## organ_tone
module organ_tone (
    input  logic        clk,
    input  logic        rst,
    input  logic [3:0]  SW,
    output logic        tone,
    output logic [15:0] lcd_freq
);
Size in the first run: roughly 7300 cells after synthesis, ~34 flip-flops, roughly 23 I/O pins, roughly 51000 um^2 of cells after synthesis.
export LEC_CHECK = 0
export CAP_MARGIN = 20
export CORE_ASPECT_RATIO = 0.5
export CORE_MARGIN = 2
export CORE_UTILIZATION = 62
export GPL_ROUTABILITY_DRIVEN = 0
export HOLD_SLACK_MARGIN = 0.3
export MAX_ROUTING_LAYER = met5
export SLEW_MARGIN = 20
export TNS_END_PERCENT = 15
create_clock -name core_clock -period 88.2 [get_ports {clk}]
run.sh (not shown) runs the stock make flow with config.mk's settings and CLKGATE_MAP_FILE=.
==> next run, changes <==
Settings changed: CORE_ASPECT_RATIO 0.5 to unset, CORE_UTILIZATION 62 to 63, CTS_CLUSTER_DIAMETER set to 232, GPL_ROUTABILITY_DRIVEN 0 to unset, HOLD_SLACK_MARGIN 0.3 to unset, MAX_ROUTING_LAYER met5 to unset, TNS_END_PERCENT 15 to unset.
Clock period 88.2 ns to 54.0 ns, I/O delays scaled along.
This time the run did not get past clock tree synthesis (4_1_cts) (DPL-0038). Die area is lower slightly. Synthesized cell count stays the same. Synthesized area stays the same.
==> next run, changes <==
Settings changed: CORE_UTILIZATION 63 to 40, CTS_CLUSTER_DIAMETER 232 to unset.
Clock period 54.0 ns to 100.0 ns, I/O delays scaled along.
=> Now the flow went through all stages and came out clean. Die area rises by 57%. Synthesized area is unchanged. Synthesized cell count is unchanged.

========
job 815:
organ_tone again, from the RTL that the note above started with.
clock: 100.0 ns
lec_check: 0
cap_margin: 20
core_aspect_ratio: 1.93
core_margin: 2
core_utilization: 59
cts_cluster_diameter: 381
cts_cluster_size: 98
gpl_timing_driven: 0
place_density: 0.42
slew_margin: 20
Status(job 815) = ERROR, stage = global routing
diff inputs: job 815 => job 3205
Settings: changing CTS_CLUSTER_SIZE from 98 to 65; removing PLACE_DENSITY (formerly 0.42); removing GPL_TIMING_DRIVEN (formerly 0).
==> results <==
- Having completed the whole flow, job 3205 delivered a layout that passed the timing, DRC and antenna checks.
- Between job 3205 and job 815, it is job 3205 whose quantity of gates resized following cts is lower, by 127.
- Re instance area at placement: job 815 was higher than job 3205.
- Reported for job 815 and job 3205, mean instance size in the synthesized netlist turned out identical to the last digit.
- Job 815 -> job 3205: post-synthesis sequential element count delta 0, exact match
- Going from job 815 to job 3205, number of placed instances, taps included saw a decrease, routability congestion estimate from global placement saw a decrease.
Relative to job 3205, the following input files were edited for job 6762:
Settings: setting TNS_END_PERCENT to 55 for the first time; removing CORE_ASPECT_RATIO (formerly 1.93); changing CTS_CLUSTER_SIZE from 65 to 54; setting HOLD_SLACK_MARGIN to 0.28 for the first time; removing CTS_CLUSTER_DIAMETER (formerly 381); changing CORE_UTILIZATION from 59 to 26; setting PLACE_DENSITY_LB_ADDON to 0.01 for the first time; changing CORE_MARGIN from 2 to 3; setting GPL_TIMING_DRIVEN to 1 for the first time.
Notes after the runs:
Going from job 3205 to job 6762, layout-stage area growth over the synthesis result +4.0 points; share of flip-flops with an asynchronous set or reset ~0 delta. On core box area, the lower figure sits with job 3205, not job 6762. Actual slew at the worst max-slew pin: job 6762 and job 3205 compared, lower one is job 6762. In the final reports, the cell area of job 6762 is larger than that of job 3205. Summary: with job 3205 as the reference, placed wire-length estimate in job 6762 moved up by more than 10%.

========
organ_tone again, from the RTL that the note above started with.
clock: 70.5 ns
lec_check: 0
abc_area: 1
cap_margin: 20
core_margin: 2
core_utilization: 71
cts_cluster_diameter: 219
max_routing_layer: met4
place_density: 0.63
slew_margin: 20
The baseline went through all stages and came out clean.
Then changed:
--- a/flow/config.mk
+++ b/flow/config.mk
@@ -11,4 +11,2 @@
-export CORE_UTILIZATION = 71
-export CTS_CLUSTER_DIAMETER = 219
-export MAX_ROUTING_LAYER = met4
-export PLACE_DENSITY = 0.63
+export CORE_UTILIZATION = 72
+export CTS_CLUSTER_SIZE = 10
==> flow/constraint.sdc (replaced) <==
create_clock -name core_clock -period 139.0 [get_ports {clk}]
set_input_delay 27.8000 -clock core_clock [delete_from_list [all_inputs] [get_ports {clk}]]
set_output_delay 27.8000 -clock core_clock [all_outputs]
set_load 0.01 [all_outputs]
Effect:
- hold slack is worse by 0.047 ns
- final area shrinks by 4.2%
- register-to-register slack is better by 68 ns
- count of clock-buffer cells in the layout does not change
- global-route usage hardly moves
- final cell count shrinks by 1.9%
- setup slack is better by 46 ns
- synthesized cell count is unchanged
- non-clock buffer count shrinks by 179
- die size shrinks by 1.4%
Then changed:
--- a/flow/config.mk
+++ b/flow/config.mk
@@ -8 +7,0 @@
-export ABC_AREA = 1
@@ -11,2 +10 @@
-export CORE_UTILIZATION = 72
-export CTS_CLUSTER_SIZE = 10
+export CORE_UTILIZATION = 56
==> flow/constraint.sdc (replaced) <==
create_clock -name core_clock -period 54.0 [get_ports {clk}]
set_input_delay 10.8000 -clock core_clock [delete_from_list [all_inputs] [get_ports {clk}]]
set_output_delay 10.8000 -clock core_clock [all_outputs]
set_load 0.01 [all_outputs]
What happened:
- With this change the flow aborted during 5_1_grt (ODB-0269)
- area after synthesis falls by 5.3%
- die area went up by 21%
- synthesized cell count came out lower by 24%
Then changed:
--- a/flow/config.mk
+++ b/flow/config.mk
@@ -10 +10 @@
-export CORE_UTILIZATION = 56
+export CORE_UTILIZATION = 42
==> flow/constraint.sdc (replaced) <==
create_clock -name core_clock -period 97.1 [get_ports {clk}]
set_input_delay 19.4200 -clock core_clock [delete_from_list [all_inputs] [get_ports {clk}]]
set_output_delay 19.4200 -clock core_clock [all_outputs]
set_load 0.01 [all_outputs]
Effect: This time the run completed with no timing, DRC or antenna violations; synthesized cell count does not change; die area rises by a quarter to a third; area after synthesis does not change.

========
organ_tone again, from the RTL that the note above started with.
// organ_tone
module organ_tone (
    input  logic        clk,
    input  logic        rst,
    input  logic [3:0]  SW,
    output logic        tone,
    output logic [15:0] lcd_freq
);
Settings: LEC_CHECK=0, ABC_AREA=1, CAP_MARGIN=0, CORE_MARGIN=2, CORE_UTILIZATION=72, CTS_CLUSTER_DIAMETER=138, SLEW_MARGIN=20; clock period 70.5 ns.
Then changed:
CAP_MARGIN = 20   (was 0)
CTS_CLUSTER_DIAMETER = not set   (was 138)
CTS_CLUSTER_SIZE = 96   (was not set)
clock period = 139.0 ns   (was 70.5 ns; I/O delays follow)
What happened: The new run finished with timing, DRC and antenna clean; clock skew grows by 17 ps; die area is unchanged; worst hold slack loses 24 ps; setup slack improved by 46000 ps; area after synthesis stays the same; non-clock buffer count is lower by 201; synthesized cell count stays the same; core utilization goes down by 3.2 points.
Then changed:
ABC_AREA = not set   (was 1)
CORE_UTILIZATION = 40   (was 72)
CTS_CLUSTER_SIZE = not set   (was 96)
clock period = 97.1 ns   (was 139.0 ns; I/O delays follow)
Outcome: Setup slack got worse by 44000 ps; core utilization goes down by 31 points; critical path depth drops by 49; flip-flop count does not change; first-iteration DRC count is lower by a quarter to a third; area after synthesis falls by a few percent; final area is lower by a few percent.
Then changed:
ABC_AREA = 0   (was not set)
CORE_UTILIZATION = 71   (was 40)
TNS_END_PERCENT = 5   (was not set)
clock period = 70.5 ns   (was 97.1 ns; I/O delays follow)
The changed run never finished: it broke off in 4_1_cts on DPL-0033.
Area after synthesis stays the same.
Synthesized cell count is unchanged.
Die size falls by 43%.

========
Setup of run A:
Starting RTL as in the previous note.
Settings: LEC_CHECK=0, ABC_AREA=1, CAP_MARGIN=20, CORE_MARGIN=2, CORE_UTILIZATION=72, CTS_CLUSTER_DIAMETER=380, HOLD_SLACK_MARGIN=-0.1, MAX_ROUTING_LAYER=met4, SLEW_MARGIN=20; clock period 54.6 ns.
FAIL run A @ detailed placement: tool exited with error
The inputs of run B differ from those of run A as listed below.
Settings: HOLD_SLACK_MARGIN: -0.1 -> unset; CORE_UTILIZATION: 72 -> 56; MAX_ROUTING_LAYER: met4 -> unset; ABC_AREA: 1 -> unset; CTS_CLUSTER_DIAMETER: 380 -> unset; the clock period (ns, I/O delays scaled along): 54.6 -> 70.7.
==> comparison <==
- Run B had finished all stages when the layout checks came back failing, citing setup timing.
- Cmp run B vs run A: synthesized chip area reported by yosys lower in run B
- Going from run A to run B, the global placement routability congestion was found to have gone down by 7.6%.
- Compared run B vs run A, and starting utilization of the core area is down in run B.
- From run A to run B the numbers moved as follows: core footprint moved up.
- Of run B and run A, run B shows the lower gate count after technology mapping, with run A above it.
- Against run A, area after synthesis in run B fell by a few percent.
- Number of cell instances after yosys synthesis, run B vs run A: down by more than 10%
- Taking run A as the reference, in run B total die area picked up an extra about 21%, count of standard-cell rows increased by 10% relative to the old numbers.
- Compared with run A, run B shows x dimension of the die higher by about 10%.
Modified inputs, run C compared to run B
Settings: CAP_MARGIN: 20 -> 40; ABC_AREA: unset -> 0; CORE_UTILIZATION: 56 -> 71; the clock period (ns, I/O delays scaled along): 70.7 -> 70.5.
Results
Run C did not make it past clock tree synthesis, where a tool error ended it.
The layout from run B, despite a flow that completed every stage, fails the layout checks, with the failing checks listed as setup timing.
HPWL after detailed placement across run B and run C: no real change.
Total number of placement rows: run C vs run B down about 11%
Between run B and run C, die width is higher for run B, run C comes in under that.
[run C] die outline height fell 11% relative to run B
Run C vs run B — placement-stage worst setup slack dropped 860 ps.
Re area fraction in compound gates after synthesis: no difference whatsoever between run B and run C.
Compared with run B, run C shows post-placement cell area that has gone down by a few percent.
Re xor and xnor fraction of the mapped netlist area: no difference whatsoever between run B and run C.
Weighted congestion reported at the end of routability-driven placement ends up higher on run C.
As of run C, placeable core region had fallen by more than 10% compared to run B.
The lower die outline area came out of run C.
Modified inputs, run D compared to run C
Settings: changing CORE_UTILIZATION from 71 to 69; changing CAP_MARGIN from 40 to 20; changing ABC_AREA from 0 to 1; changing the clock period (ns, I/O delays scaled along) from 70.5 to 153.0.
## What came out
Diff run C -> run D | detailed placement HPWL | decrease of 15%
Compared to run C, run D was floorplanned on a bigger die.
Run D has completed all stages; timing, DRC and antenna checks passed.
Run D ended up with a lower adder-cell share of the synthesized area than run C did.
Going from run C to run D, instance area at placement shrank by more than 10%.
